== P ==
==> flow/design.v (excerpt) <==
module top_button_handler(
    input wire clk,
    input wire rst,
    input wire [3:0] btn,                
    input wire [3:0] sw_p,               
    input wire sw_au,                    
    input wire update_money,
    output reg [3:0] seg_0_data,         
    output reg [3:0] seg_1_data,         
    output reg [3:0] seg_2_data,         
    output reg [3:0] seg_3_data,          
    output wire rs, rw, en,
    output reg [3:0] led,
    output wire [7:0] data
);
    localparam SHOW_TIME = 62500;        
    localparam SHOW_STEP = 12500;        
    reg [7:0] product_count_ready[4:0];  
    reg [7:0] money;                
    reg [7:0] price[4:0];               
    reg [7:0] price_to_pay;                
    reg [7:0] unit;                
    reg [7:0] dozen;                
    reg [7:0] product_count_current;       
    reg [7:0] selected_product;            
    reg [3:0] flag_led;
    integer i;                           
    reg [127:0] lcd_line1;               
    reg [127:0] lcd_line2;                
    reg [31:0] counter;
    reg [1:0] flag_counter;
  ...
Size: ~5,300 cells after synthesis, about 43 I/O pins, ~38,000 um^2 of cells after synthesis.
clock: 32.1 ns
lec_check: 0
abc_area: 1
cap_margin: 20
cell_pad_in_sites_detail_placement: 1
cell_pad_in_sites_global_placement: 2
core_aspect_ratio: 0.83
core_margin: 3
core_utilization: 31
cts_cluster_size: 30
gpl_routability_driven: 0
gpl_timing_driven: 1
max_routing_layer: met5
min_routing_layer: met2
place_density_lb_addon: 0.13
setup_slack_margin: 2.14
slew_margin: 20
tns_end_percent: 70
run.sh (not shown) runs the stock make flow with config.mk's settings and CLKGATE_MAP_FILE=.
P completed end to end with timing, DRC and antenna clean.
Setup changes, P to Q
- ABC_AREA now 0, was 1
- MIN_ROUTING_LAYER no longer set, was met2
- CELL_PAD_IN_SITES_DETAIL_PLACEMENT no longer set, was 1
- CORE_UTILIZATION now 72, was 31
- TNS_END_PERCENT now 5, was 70
- CELL_PAD_IN_SITES_GLOBAL_PLACEMENT now 0, was 2
- CTS_CLUSTER_SIZE now 24, was 30
- CORE_MARGIN now 2, was 3
- SETUP_SLACK_MARGIN now 1.42, was 2.14
- the clock period (ns, I/O delays scaled along) now 9.97, was 32.1
Notes after the runs:
- Q did not finish; a tool error ended it in global routing (5_1_grt).
- As of Q, count of distinct cell types in the synthesized netlist had risen by more than half compared to P.
- Relative to P, post-cts sizing count increased by 267 in Q.
- Vertical die size: lower on Q
- Going from P to Q, total cells reported by yosys after synthesis shrank by more than 10%.
- From P to Q the numbers moved as follows: area after synthesis level; total number of placement rows moved down; core utilization before placement moved up; die area moved down; synthesized area divided by synthesized cell count moved up.
- The area reported by Yosys stat on P is in line with that on Q.
- Q: number of buffers inserted to repair setup after CTS is 84 higher than what P reported.

* * *

top_button_handler again, from the RTL that the note above started with.
export LEC_CHECK = 0
export ABC_AREA = 0
export CAP_MARGIN = 5
export CELL_PAD_IN_SITES_DETAIL_PLACEMENT = 1
export CELL_PAD_IN_SITES_GLOBAL_PLACEMENT = 0
export CORE_ASPECT_RATIO = 0.83
export CORE_MARGIN = 3
export CORE_UTILIZATION = 31
export CTS_CLUSTER_DIAMETER = 62
export CTS_CLUSTER_SIZE = 79
export GPL_ROUTABILITY_DRIVEN = 1
export GPL_TIMING_DRIVEN = 0
export HOLD_SLACK_MARGIN = -0.02
export MAX_ROUTING_LAYER = met4
export MIN_ROUTING_LAYER = met1
export PLACE_DENSITY_LB_ADDON = 0.13
export SETUP_SLACK_MARGIN = 2.14
export SLEW_MARGIN = 20
export TNS_END_PERCENT = 70
create_clock -name core_clock -period 32.1 [get_ports {clk}]
Edit:
==> flow/config.mk (replaced) <==
export PLATFORM = sky130hd
export DESIGN_NAME = top_button_handler
export DESIGN_NICKNAME = top_button_handler
export VERILOG_FILES = /design/flow/design.v
export SDC_FILE = /design/flow/constraint.sdc
export NUM_CORES = 4
export LEC_CHECK = 0
export ABC_AREA = 1
export CAP_MARGIN = 15
export CORE_MARGIN = 2
export CORE_UTILIZATION = 72
export CTS_CLUSTER_DIAMETER = 263
export SLEW_MARGIN = 20
==> flow/constraint.sdc (replaced) <==
create_clock -name core_clock -period 17.0 [get_ports {clk}]
set_input_delay 3.4000 -clock core_clock [delete_from_list [all_inputs] [get_ports {clk}]]
set_output_delay 3.4000 -clock core_clock [all_outputs]
set_load 0.01 [all_outputs]
After rerunning:
- With this change the flow ran to the end with violations: negative setup slack
- setup slack loses 10 ns
- register-to-register slack loses 10 ns
- non-clock buffer count is higher by 108
- die size is lower by 57%
- global-route usage is higher by 15 points
- sequential share of layout area is lower by 1.4 points
- routed wire length is lower by 15%
- flip-flop count does not change
- clock-buffer cell count is higher by 18
- critical path depth is higher by 74
Edit:
--- a/flow/config.mk
+++ b/flow/config.mk
@@ -7,7 +7,7 @@
 export LEC_CHECK = 0
 export ABC_AREA = 1
-export CAP_MARGIN = 15
+export CAP_MARGIN = 20
 export CORE_MARGIN = 2
-export CORE_UTILIZATION = 72
-export CTS_CLUSTER_DIAMETER = 263
+export CORE_UTILIZATION = 70
+export SETUP_SLACK_MARGIN = 4.11
 export SLEW_MARGIN = 20
==> flow/constraint.sdc (replaced) <==
create_clock -name core_clock -period 22.3 [get_ports {clk}]
set_input_delay 4.4600 -clock core_clock [delete_from_list [all_inputs] [get_ports {clk}]]
set_output_delay 4.4600 -clock core_clock [all_outputs]
set_load 0.01 [all_outputs]
Effect:
- The new run passed the timing, design-rule and antenna checks
- via count falls by 9.6%
- synthesized area stays the same
- register-to-register slack gains 6.0 ns
- core utilization falls by 8.1 points
- critical path depth increases by 2
- count of clock-buffer cells in the layout shrinks by 16
Edit:
--- a/flow/config.mk
+++ b/flow/config.mk
@@ -6,8 +6,7 @@
 export NUM_CORES = 4
 export LEC_CHECK = 0
-export ABC_AREA = 1
 export CAP_MARGIN = 20
 export CORE_MARGIN = 2
-export CORE_UTILIZATION = 70
-export SETUP_SLACK_MARGIN = 4.11
+export CORE_UTILIZATION = 65
+export CTS_CLUSTER_DIAMETER = 267
 export SLEW_MARGIN = 20
==> flow/constraint.sdc (replaced) <==
create_clock -name core_clock -period 15.0 [get_ports {clk}]
set_input_delay 3.0000 -clock core_clock [delete_from_list [all_inputs] [get_ports {clk}]]
set_output_delay 3.0000 -clock core_clock [all_outputs]
set_load 0.01 [all_outputs]
With this change the flow completed, yet does not pass: negative setup slack.
Sequential share of layout area goes down by 3.8 points.
Critical path depth came out lower by 65.
Utilization is higher by 5.7 points.
Final cell count barely changes.
Count of clock-buffer cells in the layout came out higher by 15.
